==> flow/design.v <==
module RstGen(
    input           clk,
    input           asrst_n,
    output wire     srst_n
);
reg  asrst_n_d1, asrst_n_d2;
always @(posedge clk or negedge asrst_n) begin
    if (!asrst_n) begin
        asrst_n_d1 <= 1'b0;
        asrst_n_d2 <= 1'b0;
    end
    else begin
        asrst_n_d1 <= asrst_n;
        asrst_n_d2 <= asrst_n_d1;
    end
end
assign srst_n = asrst_n_d2;
endmodule
module RoundRobinArbiter(
    input wire clk,
    input wire asrst,            
    input wire en,
    input wire [2:0] req_vld,
    output reg [2:0] o_grant
);
reg [2:0] last_grant;            
always @(*) begin
    if (en)
        case (last_grant)
            'b001: begin
                if      (req_vld[1]) o_grant = 3'b010;
                else if (req_vld[2]) o_grant = 3'b100;
                else if (req_vld[0]) o_grant = 3'b001;
                else                 o_grant = 3'b000;
            end
            'b010: begin
                if      (req_vld[2]) o_grant = 3'b100;
                else if (req_vld[0]) o_grant = 3'b001;
                else if (req_vld[1]) o_grant = 3'b010;
                else                 o_grant = 3'b000;
            end
            'b100: begin
                if      (req_vld[0]) o_grant = 3'b001;
                else if (req_vld[1]) o_grant = 3'b010;
                else if (req_vld[2]) o_grant = 3'b100;
                else                 o_grant = 3'b000;
            end
            default: o_grant <= 3'b000;
        endcase
    else
        o_grant <= 3'b000;
end
always @(posedge clk or posedge asrst) begin
    if (asrst) last_grant <= 'b100;
    else if (en && (| req_vld)) begin
        last_grant <= o_grant;
    end
end
endmodule
module SyncFIFO #(
    parameter DEPTH = 192,
    parameter WIDTH = 8
)(
    input                           clk,
    input                           asrst,   
    input                           wren,    
    input           [WIDTH-1:0]     wrdata,  
    output   wire                   full,    
    input                           rden,    
    output   reg    [WIDTH-1:0]     rddata,  
    output   wire                   empty    
);
localparam ADDR_WIDTH = $clog2(DEPTH);       
reg  [WIDTH-1:0] mem [0:DEPTH-1];            
reg  [ADDR_WIDTH-1:0] wrptr;                 
reg  [ADDR_WIDTH-1:0] rdptr;
reg  [ADDR_WIDTH:0] cnt;                     
always @(posedge clk or posedge asrst) begin
    if (asrst) begin
        rdptr  <= 'd0;
        rddata <= 'd0;
    end 
    else if (rden && !empty) begin
        rddata <= mem[rdptr];
        if (rdptr < DEPTH - 1) 
            rdptr <= rdptr + 'd1;
        else rdptr <= 'd0;
    end
end
always @(posedge clk or posedge asrst) begin
    if (asrst) begin
        wrptr <= 'd0;
    end 
    else if (wren && !full) begin
        mem[wrptr] <= wrdata;
        if (wrptr < DEPTH - 1) 
            wrptr <= wrptr + 'd1;
        else wrptr <= 'd0;
    end
end
always @(posedge clk or posedge asrst) begin
    if (asrst) 
        cnt <= 'd0;
    else if ((wren && !full) && !(rden && !empty))
        cnt <= cnt + 'd1;
    else if (!(wren && !full) && (rden && !empty))
        cnt <= cnt - 'd1;
end
assign full = (cnt == DEPTH);
assign empty = (cnt == 0);
endmodule
module SyncFIFO_Bypass #(
    parameter   DEPTH = 8,
    parameter   WIDTH = 64
)(
    input                       CLK,
    input                       Reset,       
    input                       i_WrEn,      
    input       [WIDTH-1:0]     i_WrData,    
    output wire                 o_Valid,     
    output wire [WIDTH-1:0]     o_Data,
    input                       i_Grant,
    output wire                 o_Grant
);
wire                    fifo_wren, fifo_rden;
wire                    fifo_empty;
wire  [WIDTH-1:0]       fifo_wrdata, fifo_rddata;
reg   [WIDTH-1:0]       i_WrData_reg;        
reg                     i_Grant_reg;         
reg                     fifo_empty_reg;      
always @(posedge CLK) begin
    i_WrData_reg <= i_WrData;
    i_Grant_reg  <= i_Grant;
    fifo_empty_reg <= fifo_empty;
end
assign o_Valid = i_Grant_reg;
assign fifo_wren = (i_WrEn && i_Grant && fifo_empty) ? 0 : i_WrEn;
assign fifo_wrdata = i_WrData;
assign fifo_rden = i_Grant;
assign o_Grant = fifo_empty ? i_WrEn : 1;
assign o_Data  = (i_Grant_reg && fifo_empty_reg) ? i_WrData_reg : fifo_rddata;
SyncFIFO #(
    .DEPTH      ( DEPTH         ),
    .WIDTH      ( WIDTH         )
)u_SyncFIFO(
    .clk        ( CLK           ),
    .asrst      ( Reset         ),
    .wren       ( fifo_wren     ),
    .wrdata     ( fifo_wrdata   ),
    .full       (               ),
    .rden       ( fifo_rden     ),
    .rddata     ( fifo_rddata   ),
    .empty      ( fifo_empty    )
);
endmodule
module PassC #(
    parameter WIDTH = 8
)(
    input                       CLK,
    input                       Reset,       
    input                       i_WrEn,      
    input       [WIDTH-1:0]     i_WrData,    
    output reg                  o_Valid,     
    output reg  [WIDTH-1:0]     o_Data,
    input                       i_Grant,
    output wire                 o_Grant
);
assign o_Grant = i_WrEn;
always @(posedge CLK or posedge Reset) begin
    if (Reset)
        o_Valid <= 'd0;
    else
        o_Valid <= i_Grant;
end
always @(posedge CLK or posedge Reset) begin
    if (Reset)
        o_Data  <= 'd0;
    else if (i_Grant)
        o_Data  <= i_WrData;
end
endmodule
module ArbTop #(
    parameter   FIFO_DEPTH = 8,
    parameter   WIDTH = 64
)(
    input                       CLK,
    input                       ASynReset_N,
    input                       i_DataValid_A, i_DataValid_B, i_DataValid_C,
    input       [WIDTH-1:0]     i_DataIn_A,    i_DataIn_B,    i_DataIn_C,
    input                       i_DataGrant_D,
    output wire                 o_DataValid_D,
    output wire [WIDTH-1:0]     o_DataOut_D,
    output wire                 o_DataGrant_A, o_DataGrant_B, o_DataGrant_C
);
wire                SynReset_N;
wire  [2:0]         arb_req, arb_grant;
wire                PassA_DataVld, PassB_DataVld, PassC_DataVld;
wire  [WIDTH-1:0]   PassA_Data,    PassB_Data,    PassC_Data;
assign {o_DataGrant_C, o_DataGrant_B, o_DataGrant_A} = arb_grant;
assign o_DataValid_D = (PassA_DataVld || PassB_DataVld || PassC_DataVld);
assign o_DataOut_D = PassA_DataVld ? PassA_Data :
                     PassB_DataVld ? PassB_Data :
                     PassC_DataVld ? PassC_Data :
                     0;
RstGen u_RstGen(
    .clk        ( CLK           ),
    .asrst_n    ( ASynReset_N   ),
    .srst_n     ( SynReset_N    )
);
RoundRobinArbiter u_RoundRobinArbiter(
    .clk        ( CLK           ),
    .asrst      ( ~SynReset_N   ),
    .en         ( i_DataGrant_D ),
    .req_vld    ( arb_req       ),
    .o_grant    ( arb_grant     )
);
SyncFIFO_Bypass #(
    .DEPTH      ( FIFO_DEPTH    ),
    .WIDTH      ( WIDTH         )
) u_PassA (
    .CLK        ( CLK           ),
    .Reset      ( ~SynReset_N   ),
    .i_Grant    ( arb_grant[0]  ),
    .i_WrEn     ( i_DataValid_A ),
    .i_WrData   ( i_DataIn_A    ),
    .o_Grant    ( arb_req[0]    ),
    .o_Valid    ( PassA_DataVld ),
    .o_Data     ( PassA_Data    )
);
SyncFIFO_Bypass #(
    .DEPTH      ( FIFO_DEPTH    ),
    .WIDTH      ( WIDTH         )
) u_PassB (
    .CLK        ( CLK           ),
    .Reset      ( ~SynReset_N   ),
    .i_Grant    ( arb_grant[1]  ),
    .i_WrEn     ( i_DataValid_B ),
    .i_WrData   ( i_DataIn_B    ),
    .o_Grant    ( arb_req[1]    ),
    .o_Valid    ( PassB_DataVld ),
    .o_Data     ( PassB_Data    )
);
PassC #(
    .WIDTH      ( WIDTH         )
)u_PassC (
    .CLK        ( CLK           ),
    .Reset      ( ~SynReset_N   ),
    .i_Grant    ( arb_grant[2]  ),
    .i_WrEn     ( i_DataValid_C ),
    .i_WrData   ( i_DataIn_C    ),
    .o_Grant    ( arb_req[2]    ),
    .o_Valid    ( PassC_DataVld ),
    .o_Data     ( PassC_Data    )
);
endmodule
make LEC_CHECK=0 ABC_AREA=0 CAP_MARGIN=20 CELL_PAD_IN_SITES_DETAIL_PLACEMENT=2 CORE_MARGIN=2 CORE_UTILIZATION=40 MAX_ROUTING_LAYER=met4 MIN_ROUTING_LAYER=met2 SLEW_MARGIN=20 finish   # period 4.05 ns
run.sh (not shown) runs the stock make flow with config.mk's settings and CLKGATE_MAP_FILE=.
The starting point produced a layout that fails on setup timing.
==> next run, changes <==
- ABC_AREA: 0 -> 1
- CELL_PAD_IN_SITES_DETAIL_PLACEMENT: 2 -> not set
- CORE_UTILIZATION: 40 -> 63
- MAX_ROUTING_LAYER: met4 -> not set
- MIN_ROUTING_LAYER: met2 -> not set
- PLACE_DENSITY: not set -> 0.42
- clock period: 4.05 -> 3.09 ns (I/O delays scaled with it)
After rerunning:
- The new run reached the layout checks and failed them: setup timing
- global-route usage came out lower by 10 points
- synthesized cell count came out higher by 48%
- first-iteration DRC count came out lower by 66%
- register-to-register slack improved by 0.20 ns
- worst hold slack got worse by 0.14 ns
- setup slack improved by 0.099 ns
- core utilization came out higher by 27 points
- total power came out higher by 26%
- critical path depth came out lower by 2
- final cell count came out higher by 14%
- synthesized area came out higher by 1.9%
==> next run, changes <==
- ABC_AREA: 1 -> not set
- CORE_UTILIZATION: 63 -> 66
- PLACE_DENSITY: 0.42 -> not set
- clock period: 3.09 -> 2.74 ns (I/O delays scaled with it)
What happened: The new run produced a layout that fails on setup timing; total power rose by 14%; worst hold slack improved by 0.13 ns; worst setup slack got worse by 0.23 ns; final area rose by 3.3%; sequential share of layout area fell by 2.0 points; synthesized area fell by 1.8%; global-route usage rose by 2.8 points; non-clock buffer count rose by 149; routed wire length rose by 3.1%.
==> next run, changes <==
- ABC_AREA: not set -> 0
- CAP_MARGIN: 20 -> 40
- CORE_UTILIZATION: 66 -> 72
- CTS_CLUSTER_DIAMETER: not set -> 77
- CTS_CLUSTER_SIZE: not set -> 17
- SETUP_SLACK_MARGIN: not set -> -0.28
- TNS_END_PERCENT: not set -> 70
Effect:
- The new run finished but failed the layout checks on setup timing
- synthesized cell count does not change
- synthesized area is unchanged
- count of clock-buffer cells in the layout drops by 36
- power goes down by 12%
==> next run, changes <==
- ABC_AREA: 0 -> not set
- CTS_CLUSTER_DIAMETER: 77 -> not set
- CTS_CLUSTER_SIZE: 17 -> 18
- SETUP_SLACK_MARGIN: -0.28 -> -0.21
- TNS_END_PERCENT: 70 -> 80
What happened: The new run finished but failed the layout checks on setup timing; area after synthesis does not change; via count came out higher by 3.8%; final area came out higher by 2.8%.
Power is estimated from default activity; no workload was simulated.
